Setup of red:
==> flow/design.v <==
module non_restoring_divider #(
    parameter DATA_WIDTH = 32
) (
    input  logic                    clk_i,
    input  logic                    clk_en_i,
    input  logic                    rst_n_i,
    input  logic [DATA_WIDTH - 1:0] dividend_i,
    input  logic [DATA_WIDTH - 1:0] divisor_i,
    input  logic                    data_valid_i,
    output logic [DATA_WIDTH - 1:0] quotient_o,
    output logic [DATA_WIDTH - 1:0] remainder_o,
    output logic                    divide_by_zero_o,
    output logic                    data_valid_o,
    output logic                    idle_o
);
    localparam COUNTER_WIDTH = $clog2(DATA_WIDTH);
    typedef enum logic [1:0] {IDLE, DIVIDE, RESTORE} fsm_state_t;
    typedef struct packed {
        logic                    rem_sign;
        logic [DATA_WIDTH - 1:0] remainder;
        logic [DATA_WIDTH - 1:0] quotient;
    } result_t;
    fsm_state_t state_CRT, state_NXT;
        always_ff @(posedge clk_i) begin : state_register
            if (!rst_n_i) begin
                state_CRT <= IDLE;
            end else if (clk_en_i) begin
                state_CRT <= state_NXT;
            end
        end : state_register
    result_t partial_CRT, partial_NXT;
    logic [DATA_WIDTH - 1:0] divisor_CRT, divisor_NXT;
        always_ff @(posedge clk_i) begin : datapath_register
            if (clk_en_i) begin
                partial_CRT <= partial_NXT;
                divisor_CRT <= divisor_NXT;
            end
        end : datapath_register
    logic [COUNTER_WIDTH - 1:0] iter_count_CRT, iter_count_NXT;
        always_ff @(posedge clk_i) begin : counter 
            if (clk_en_i) begin
                iter_count_CRT <= iter_count_NXT;
            end
        end : counter 
    logic divide_by_zero_CRT, divide_by_zero_NXT;
        always_ff @(posedge clk_i) begin : status_register
            if (!rst_n_i) begin
                divide_by_zero_CRT <= 1'b0;
            end else if (clk_en_i) begin
                divide_by_zero_CRT <= divide_by_zero_NXT;
            end
        end : status_register
    result_t pair_shifted;
        always_comb begin : fsm_logic 
            divide_by_zero_NXT = divide_by_zero_CRT;
            iter_count_NXT = iter_count_CRT;
            partial_NXT = partial_CRT;
            divisor_NXT = divisor_CRT;
            state_NXT = state_CRT;
            pair_shifted = 'b0;
            remainder_o = partial_CRT.remainder;
            data_valid_o = 1'b0;
            idle_o = 1'b0;
            case (state_CRT) 
                IDLE: begin 
                    if (data_valid_i) begin
                        state_NXT = DIVIDE;
                    end
                    divide_by_zero_NXT = (divisor_i == '0);
                    partial_NXT.rem_sign = 1'b0;
                    partial_NXT.quotient = dividend_i;
                    partial_NXT.remainder = '0;
                    divisor_NXT = divisor_i;
                    iter_count_NXT = '0;
                    idle_o = 1'b1;
                end
                DIVIDE: begin
                    state_NXT = (iter_count_CRT == (DATA_WIDTH - 1)) ? RESTORE : state_CRT;
                    iter_count_NXT = iter_count_CRT + 1;
                    pair_shifted = partial_CRT << 1; 
                    if (partial_CRT.rem_sign) begin
                        {partial_NXT.rem_sign, partial_NXT.remainder} = {pair_shifted.rem_sign, pair_shifted.remainder} + divisor_CRT;
                    end else begin
                        {partial_NXT.rem_sign, partial_NXT.remainder} = {pair_shifted.rem_sign, pair_shifted.remainder} - divisor_CRT;
                    end
                    partial_NXT.quotient = {pair_shifted.quotient[DATA_WIDTH - 1:1], !partial_NXT.rem_sign};
                end
                RESTORE: begin
                    state_NXT = IDLE;
                    data_valid_o = 1'b1;
                    idle_o = 1'b0;
                    if (partial_CRT.rem_sign) begin
                        {partial_NXT.rem_sign, partial_NXT.remainder} = {partial_CRT.rem_sign, partial_CRT.remainder} + divisor_CRT;
                    end
                    remainder_o = partial_NXT.remainder;
                end
            endcase
        end : fsm_logic
    assign quotient_o = partial_CRT.quotient;
    assign divide_by_zero_o = divide_by_zero_CRT;
endmodule
clock: 3.8 ns
lec_check: 0
cap_margin: 20
core_margin: 2
core_utilization: 68
cts_cluster_diameter: 28
cts_cluster_size: 36
hold_slack_margin: -0.04
slew_margin: 20
tns_end_percent: 55
run.sh (not shown) runs the stock make flow with config.mk's settings and CLKGATE_MAP_FILE=.
In the summary table, red is marked failed, with error DPL-0038 raised in clock tree synthesis (4_1_cts).
#### Input delta (purple over red)
- CTS_CLUSTER_SIZE removed (was 36)
- CTS_CLUSTER_DIAMETER removed (was 28)
- CELL_PAD_IN_SITES_DETAIL_PLACEMENT newly set to 2
- HOLD_SLACK_MARGIN removed (was -0.04)
- CORE_UTILIZATION changed from 68 to 64
- TNS_END_PERCENT removed (was 55)
- the clock period (ns, I/O delays scaled along) changed from 3.8 to 6.0
==> results <==
Of purple and red, not a single run came through the flow clean.
red terminated abnormally: clock tree synthesis (4_1_cts) reported DPL-0038.
Per the comparison of purple with red, placeable core region now sits higher; chip area has increased; global placement routability congestion went down; synthesized netlist cell count saw little to no change.
Looking at site row count, purple sits 1 above red.
